==> flow/design.v (excerpt) <==
module fir_filter(
    input               		clk,
    input               		n_rst,
    input  		signed	[7:0] 	din,    
    output reg 	signed 	[7:0] 	dout 
);
For scale: about 1400 cells after synthesis, about 260 flip-flops, roughly 18 I/O pins.
clock: 6.0 ns
lec_check: 0
cap_margin: 30
cell_pad_in_sites_detail_placement: 1
core_aspect_ratio: 1.82
core_margin: 2
core_utilization: 40
cts_cluster_size: 34
gpl_routability_driven: 0
gpl_timing_driven: 1
max_routing_layer: met4
min_routing_layer: met2
place_density_lb_addon: 0.07
setup_slack_margin: -0.6
slew_margin: 20
run.sh (not shown) runs the stock make flow with config.mk's settings and CLKGATE_MAP_FILE=.
Then changed:
==> flow/config.mk (replaced) <==
export PLATFORM = sky130hd
export DESIGN_NAME = fir_filter
export DESIGN_NICKNAME = fir_filter
export VERILOG_FILES = /design/flow/design.v
export SDC_FILE = /design/flow/constraint.sdc
export NUM_CORES = 4
export LEC_CHECK = 0
export CAP_MARGIN = 20
export CORE_MARGIN = 2
export CORE_UTILIZATION = 57
export SETUP_SLACK_MARGIN = -0.19
export SLEW_MARGIN = 20
==> flow/constraint.sdc (replaced) <==
create_clock -name core_clock -period 3.18 [get_ports {clk}]
set_input_delay 0.6360 -clock core_clock [delete_from_list [all_inputs] [get_ports {clk}]]
set_output_delay 0.6360 -clock core_clock [all_outputs]
set_load 0.01 [all_outputs]
After rerunning: With this change the flow finished with setup timing left. Synthesized area is unchanged. Synthesized cell count stays the same. First-iteration DRC count went down by 75%. Hold slack got worse by 0.31 ns. Global-route usage went down by 5.8 points. Count of clock-buffer cells in the layout stays the same. Die area went down by 29%.
Then changed:
--- a/flow/config.mk
+++ b/flow/config.mk
@@ -9,4 +9,3 @@
 export CORE_MARGIN = 2
-export CORE_UTILIZATION = 57
-export SETUP_SLACK_MARGIN = -0.19
+export CORE_UTILIZATION = 48
 export SLEW_MARGIN = 20
==> flow/constraint.sdc (replaced) <==
create_clock -name core_clock -period 5.55 [get_ports {clk}]
set_input_delay 1.1100 -clock core_clock [delete_from_list [all_inputs] [get_ports {clk}]]
set_output_delay 1.1100 -clock core_clock [all_outputs]
set_load 0.01 [all_outputs]
The changed run produced a clean layout. Flip-flop count stays the same. Worst setup slack gains 1.9 ns. Cell area shrinks by about 20%. Clock-buffer cell count shrinks by 2. Global-route usage shrinks by 7.9 points. Maximum frequency shrinks by 8.9%. Die size grows by about 18%.

## alpha
Starting RTL as in the previous note.
clock: 8.0 ns
lec_check: 0
abc_area: 1
cap_margin: 10
cell_pad_in_sites_global_placement: 0
core_aspect_ratio: 0.53
core_margin: 10
core_utilization: 40
cts_cluster_size: 82
gpl_timing_driven: 1
min_routing_layer: met2
slew_margin: 35
alpha: no failed stages, no open violations at the end
[inputs] beta vs alpha
- setting SETUP_SLACK_MARGIN to 0.88 for the first time
- changing SLEW_MARGIN from 35 to 20
- removing CELL_PAD_IN_SITES_GLOBAL_PLACEMENT (formerly 0)
- changing CAP_MARGIN from 10 to 20
- changing CORE_MARGIN from 10 to 2
- removing CORE_ASPECT_RATIO (formerly 0.53)
- removing CTS_CLUSTER_SIZE (formerly 82)
- changing CORE_UTILIZATION from 40 to 50
- removing GPL_TIMING_DRIVEN (formerly 1)
- removing ABC_AREA (formerly 1)
- removing MIN_ROUTING_LAYER (formerly met2)
- changing the clock period (ns, I/O delays scaled along) from 8.0 to 4.72
## What came out
| beta | all stages done | FAIL | setup timing |. beta against alpha: setup slack lower; clock period minus final worst setup slack lower; final instance count without filler cells lower; number of global-route vias before repair lower. beta ended up with a lower non-clock inverter total of the final layout than alpha did. From alpha to beta the numbers moved as follows: area after synthesis moved down, aggregate routed wire length moved down.
Setup changes, beta to gamma
- a deleted SETUP_SLACK_MARGIN that had been 0.88
- a change of CORE_UTILIZATION from 50 to 40
- a change of the clock period (ns, I/O delays scaled along) from 4.72 to 5.55
## What came out
- gamma: signed area change from the synthesized netlist to the final layout 16 points below beta
- beta → gamma: utilization has decreased, flip-flop and latch count after synthesis has remained practically unchanged.
- Against beta, gamma comes in about 6% lower on first-pass GRT wire length.
- Going from beta to gamma, area of combinational cells with multiple inputs shrank by more than 10%.
- The hold slack of gamma was inferior to that of beta.
- gamma ended with every stage complete and zero timing, DRC or antenna violations.
